## boom_pro
module boom_pro(sw7,start,clk,led,seg,sw_input,row,seg_cat,btn6,buzzer,green,red);
Size in the first run: ~3000 cells after synthesis, roughly 250 flip-flops, ~25000 µm² of cells after synthesis.
Settings: LEC_CHECK=0, CAP_MARGIN=30, CELL_PAD_IN_SITES_DETAIL_PLACEMENT=1, CELL_PAD_IN_SITES_GLOBAL_PLACEMENT=3, CORE_ASPECT_RATIO=0.98, CORE_MARGIN=9, CORE_UTILIZATION=69, GPL_ROUTABILITY_DRIVEN=0, GPL_TIMING_DRIVEN=0, MIN_ROUTING_LAYER=met2, PLACE_DENSITY_LB_ADDON=0.29, SETUP_SLACK_MARGIN=0.58, SLEW_MARGIN=20, TNS_END_PERCENT=80; clock period 5.52 ns.
run.sh (not shown) runs the stock make flow with config.mk's settings and CLKGATE_MAP_FILE=.
The first run ended with an error in global placement without I/O on FLW-0024.
Edit:
==> flow/config.mk (replaced) <==
export PLATFORM = sky130hd
export DESIGN_NAME = boom_pro
export DESIGN_NICKNAME = boom_pro
export VERILOG_FILES = /design/flow/design.v
export SDC_FILE = /design/flow/constraint.sdc
export NUM_CORES = 4
export LEC_CHECK = 0
export CAP_MARGIN = 20
export CORE_MARGIN = 2
export CORE_UTILIZATION = 64
export SLEW_MARGIN = 20
==> flow/constraint.sdc (replaced) <==
create_clock -name core_clock -period 9.32 [get_ports {clk}]
set_input_delay 1.8640 -clock core_clock [delete_from_list [all_inputs] [get_ports {clk}]]
set_output_delay 1.8640 -clock core_clock [all_outputs]
set_load 0.01 [all_outputs]
=> This time the run completed with no timing, DRC or antenna violations; die area is lower by about 6%; area after synthesis does not change; synthesized cell count stays the same.
Edit:
--- a/flow/config.mk
+++ b/flow/config.mk
@@ -6,6 +6,11 @@
 export NUM_CORES = 4
 export LEC_CHECK = 0
+export ABC_AREA = 1
 export CAP_MARGIN = 20
 export CORE_MARGIN = 2
-export CORE_UTILIZATION = 64
+export CORE_UTILIZATION = 72
+export CTS_CLUSTER_SIZE = 13
+export HOLD_SLACK_MARGIN = -0.1
+export PLACE_DENSITY_LB_ADDON = 0.2
+export SETUP_SLACK_MARGIN = -0.08
 export SLEW_MARGIN = 20
==> flow/constraint.sdc (replaced) <==
create_clock -name core_clock -period 6.65 [get_ports {clk}]
set_input_delay 1.3300 -clock core_clock [delete_from_list [all_inputs] [get_ports {clk}]]
set_output_delay 1.3300 -clock core_clock [all_outputs]
set_load 0.01 [all_outputs]
=> With this change the flow reached the layout checks and failed them: negative setup slack. Worst setup slack gets worse by 1900 ps. Global-route usage rose by 16 points. Via count rises by a quarter to a third. Routed wire length goes up by well over a third. Non-clock buffer count climbs by 164. First-iteration DRC count grows by well over a third. Count of clock-buffer cells in the layout rose by 4. Critical path depth grows by 16. Cell area came out higher by roughly a tenth. Die area went down by a little under a tenth.
Edit:
==> flow/config.mk (replaced) <==
export PLATFORM = sky130hd
export DESIGN_NAME = boom_pro
export DESIGN_NICKNAME = boom_pro
export VERILOG_FILES = /design/flow/design.v
export SDC_FILE = /design/flow/constraint.sdc
export NUM_CORES = 4
export LEC_CHECK = 0
export CAP_MARGIN = 20
export CORE_MARGIN = 2
export CORE_UTILIZATION = 40
export SLEW_MARGIN = 20
==> flow/constraint.sdc (replaced) <==
create_clock -name core_clock -period 9.41 [get_ports {clk}]
set_input_delay 1.8820 -clock core_clock [delete_from_list [all_inputs] [get_ports {clk}]]
set_output_delay 1.8820 -clock core_clock [all_outputs]
set_load 0.01 [all_outputs]
Result:
- This time the run finished with timing, DRC and antenna clean
- cell area decreases by roughly a tenth
- synthesized area decreases by a few percent
- clock skew increases by 19 ps
- setup slack gets better by 1800 ps
- die size increases by well over a third
- via count decreases by a quarter to a third
- utilization decreases by 42 points
- cell count decreases by roughly a tenth
- sequential share of layout area increases by 1.9 points

== xenon ==
Starting RTL as in the previous note.
// boom_pro
module boom_pro(sw7,start,clk,led,seg,sw_input,row,seg_cat,btn6,buzzer,green,red);
clock: 5.52 ns
lec_check: 0
cap_margin: 30
cell_pad_in_sites_detail_placement: 1
cell_pad_in_sites_global_placement: 3
core_aspect_ratio: 1.33
core_margin: 6
core_utilization: 69
gpl_routability_driven: 0
gpl_timing_driven: 0
hold_slack_margin: 0.27
min_routing_layer: met2
place_density_lb_addon: 0.29
setup_slack_margin: 0.58
slew_margin: 20
tns_end_percent: 80
For xenon, the flow was terminated by a tool error in 3_1_place_gp_skip_io and produced no final design.
Modified inputs, yarrow compared to xenon
==> flow/config.mk <==
export PLATFORM = sky130hd
export DESIGN_NAME = boom_pro
export DESIGN_NICKNAME = boom_pro
export VERILOG_FILES = /design/flow/design.v
export SDC_FILE = /design/flow/constraint.sdc
export NUM_CORES = 4
export LEC_CHECK = 0
export CAP_MARGIN = 20
export CORE_MARGIN = 2
export CORE_UTILIZATION = 40
export SLEW_MARGIN = 20
==> flow/constraint.sdc <==
create_clock -name core_clock -period 9.91 [get_ports {clk}]
set_input_delay 1.9820 -clock core_clock [delete_from_list [all_inputs] [get_ports {clk}]]
set_output_delay 1.9820 -clock core_clock [all_outputs]
set_load 0.01 [all_outputs]
### Flow results
Having completed the whole flow, yarrow delivered a layout that passed the timing, DRC and antenna checks. For core area, dividing the value from yarrow by the value from xenon gives 1.7. Die boundary height (yarrow vs. xenon) increases by a little under 10%. Comparing xenon against yarrow, there is no change at all in adder and majority gate portion of the synthesized area. Comparing xenon and yarrow, die area is higher on yarrow. Between xenon and yarrow, the average footprint of a synthesized cell does not differ in any meaningful way. Per the comparison of yarrow with xenon, number of cell instances after yosys synthesis comparable; floorplan-stage core utilization fell by 30 points.
Inputs modified between yarrow and nickel:
-- flow/config.mk --
<<< yarrow, line 8
>>> nickel, line 8
export ABC_AREA = 1
<<< yarrow, line 10
export CORE_UTILIZATION = 40
>>> nickel, line 11
export CORE_UTILIZATION = 72
export CTS_CLUSTER_SIZE = 78
export HOLD_SLACK_MARGIN = -0.1
export PLACE_DENSITY_LB_ADDON = 0.2
export SETUP_SLACK_MARGIN = -0.08
==> flow/constraint.sdc <==
create_clock -name core_clock -period 6.65 [get_ports {clk}]
set_input_delay 1.3300 -clock core_clock [delete_from_list [all_inputs] [get_ports {clk}]]
set_output_delay 1.3300 -clock core_clock [all_outputs]
set_load 0.01 [all_outputs]
[summary]
- In nickel the implementation completed, yet the final layout does not meet the checks, the culprit being negative setup slack.
- In the reports for yarrow and nickel, the smaller global-route usage belongs to yarrow.
- Die area (yarrow / nickel): 1.7
- The top metal layer carrying routed signals comes out met4 in one run and met5 in the other, namely in yarrow and nickel respectively.
- nickel vs. yarrow: final area rose by 11%, period utilization rose by 19 points.
- nickel: synthesized area about 3.7% above yarrow
- [compare] base=yarrow new=nickel: slew at the pin with the worst max-slew slack went up.
Changes in amber relative to nickel:
-- flow/config.mk --
<<< nickel, line 8
export ABC_AREA = 1
export CAP_MARGIN = 20
>>> amber, line 8
export CAP_MARGIN = 5
<<< nickel, line 12
export CTS_CLUSTER_SIZE = 78
export HOLD_SLACK_MARGIN = -0.1
export PLACE_DENSITY_LB_ADDON = 0.2
export SETUP_SLACK_MARGIN = -0.08
>>> amber, line 11
==> flow/constraint.sdc <==
create_clock -name core_clock -period 6.76 [get_ports {clk}]
set_input_delay 1.3520 -clock core_clock [delete_from_list [all_inputs] [get_ports {clk}]]
set_output_delay 1.3520 -clock core_clock [all_outputs]
set_load 0.01 [all_outputs]
Notes after the runs:
- amber finished every stage; the final checks, however, were not passed, the failures being negative setup slack.
- Initial core utilization delta (nickel -> amber): insignificant
- Number of tap cells inserted: nickel and amber compared, higher one is nickel
- amber reports its endpoint of the worst setup timing path as music1.one_cnt[3] while nickel reports music1.one_cnt[5].
- Delta (amber minus nickel): final setup slack of the worst path now smaller; wire length of the first global-routing pass fell 26 mm; cell area moved down.
## Diff of input files: zinc against amber
-- flow/config.mk --
<<< amber, line 8
export CAP_MARGIN = 5
>>> zinc, line 8
export ABC_AREA = 1
export CAP_MARGIN = 20
<<< amber, line 10
export CORE_UTILIZATION = 72
>>> zinc, line 11
export CORE_UTILIZATION = 64
export CTS_CLUSTER_SIZE = 96
==> flow/constraint.sdc <==
create_clock -name core_clock -period 8.05 [get_ports {clk}]
set_input_delay 1.6100 -clock core_clock [delete_from_list [all_inputs] [get_ports {clk}]]
set_output_delay 1.6100 -clock core_clock [all_outputs]
set_load 0.01 [all_outputs]
## What came out
- Per the final summary, zinc finished and its layout is clean on timing, DRC and antenna.
- Taking amber as the reference, in zinc critical path data required time rose by 1.30 ns; final critical-path share of the clock period dropped 20 points.
- Area share of fa/ha/maj cells after synthesis delta for zinc relative to amber: 1.0 points lower
- Worst-case register-to-register setup slack improves in zinc relative to amber.
- On summed instance area of the synthesized netlist, zinc does worse than amber.

## run 1
boom_pro again, from the RTL that the note above started with.
clock: 6.17 ns
lec_check: 0
abc_area: 1
cap_margin: 20
cell_pad_in_sites_global_placement: 0
core_aspect_ratio: 0.5
core_margin: 2
core_utilization: 72
cts_cluster_size: 14
gpl_timing_driven: 1
max_routing_layer: met5
min_routing_layer: met1
place_density_lb_addon: 0.2
slew_margin: 40
tns_end_percent: 100
Finished, but not clean: run 1, with negative setup slack.
What run 2 does differently from run 1 at the input level:
Settings: a deleted CORE_ASPECT_RATIO that had been 0.5; a deleted MAX_ROUTING_LAYER that had been met5; a change of CORE_UTILIZATION from 72 to 9; a deleted CTS_CLUSTER_SIZE that had been 14; a deleted GPL_TIMING_DRIVEN that had been 1; a deleted PLACE_DENSITY_LB_ADDON that had been 0.2; a deleted CELL_PAD_IN_SITES_GLOBAL_PLACEMENT that had been 0; a deleted ABC_AREA that had been 1; a change of SLEW_MARGIN from 40 to 20; a deleted MIN_ROUTING_LAYER that had been met1; a deleted TNS_END_PERCENT that had been 100; a change of the clock period (ns, I/O delays scaled along) from 6.17 to 23.5.
[summary]
Run 2 has completed all stages; timing, DRC and antenna checks passed.
From run 1 to run 2 the numbers moved as follows: area added between synthesis and finish up 7.8 points; post-route met1 wirelength went up; setup slack now larger.
In run 2, the met2 routed wirelength came out 19% below the value in run 1.
Cell area after placement went up by a few percent going from run 1 to run 2.
Between run 1 and run 2, the routed wire length is lower for run 2.
--- input diff run 2..run 3 ---
Settings: ABC_AREA: unset -> 1; SETUP_SLACK_MARGIN: unset -> -0.52; CTS_CLUSTER_SIZE: unset -> 73; PLACE_DENSITY: unset -> 0.65; CORE_UTILIZATION: 9 -> 72; the clock period (ns, I/O delays scaled along): 23.5 -> 9.32.
==> results <==
- Run 3: chip area line of the yosys report higher than run 2
- Against run 2, pin count of the biggest net entering global routing in run 3 fell by a few percent.
- Fraction of the cycle the final worst path needs in run 3 vs run 2: up 46 points
For run 4, these inputs were changed with respect to run 3:
Settings: HOLD_SLACK_MARGIN newly set to -0.1; ABC_AREA removed (was 1); PLACE_DENSITY removed (was 0.65); SETUP_SLACK_MARGIN changed from -0.52 to -0.08; CTS_CLUSTER_SIZE removed (was 73); the clock period (ns, I/O delays scaled along) changed from 9.32 to 6.65.
[summary]
Worst hold slack sits lower in run 4 than in run 3.
Compared to run 3, run 4 has die area 3.5% lower.
Post-synthesis to final-layout area growth came out higher on run 4 than on run 3.
Floorplan die width was lower in run 4 than in run 3.
Ran to the end and failed final checks on negative setup slack: run 4.
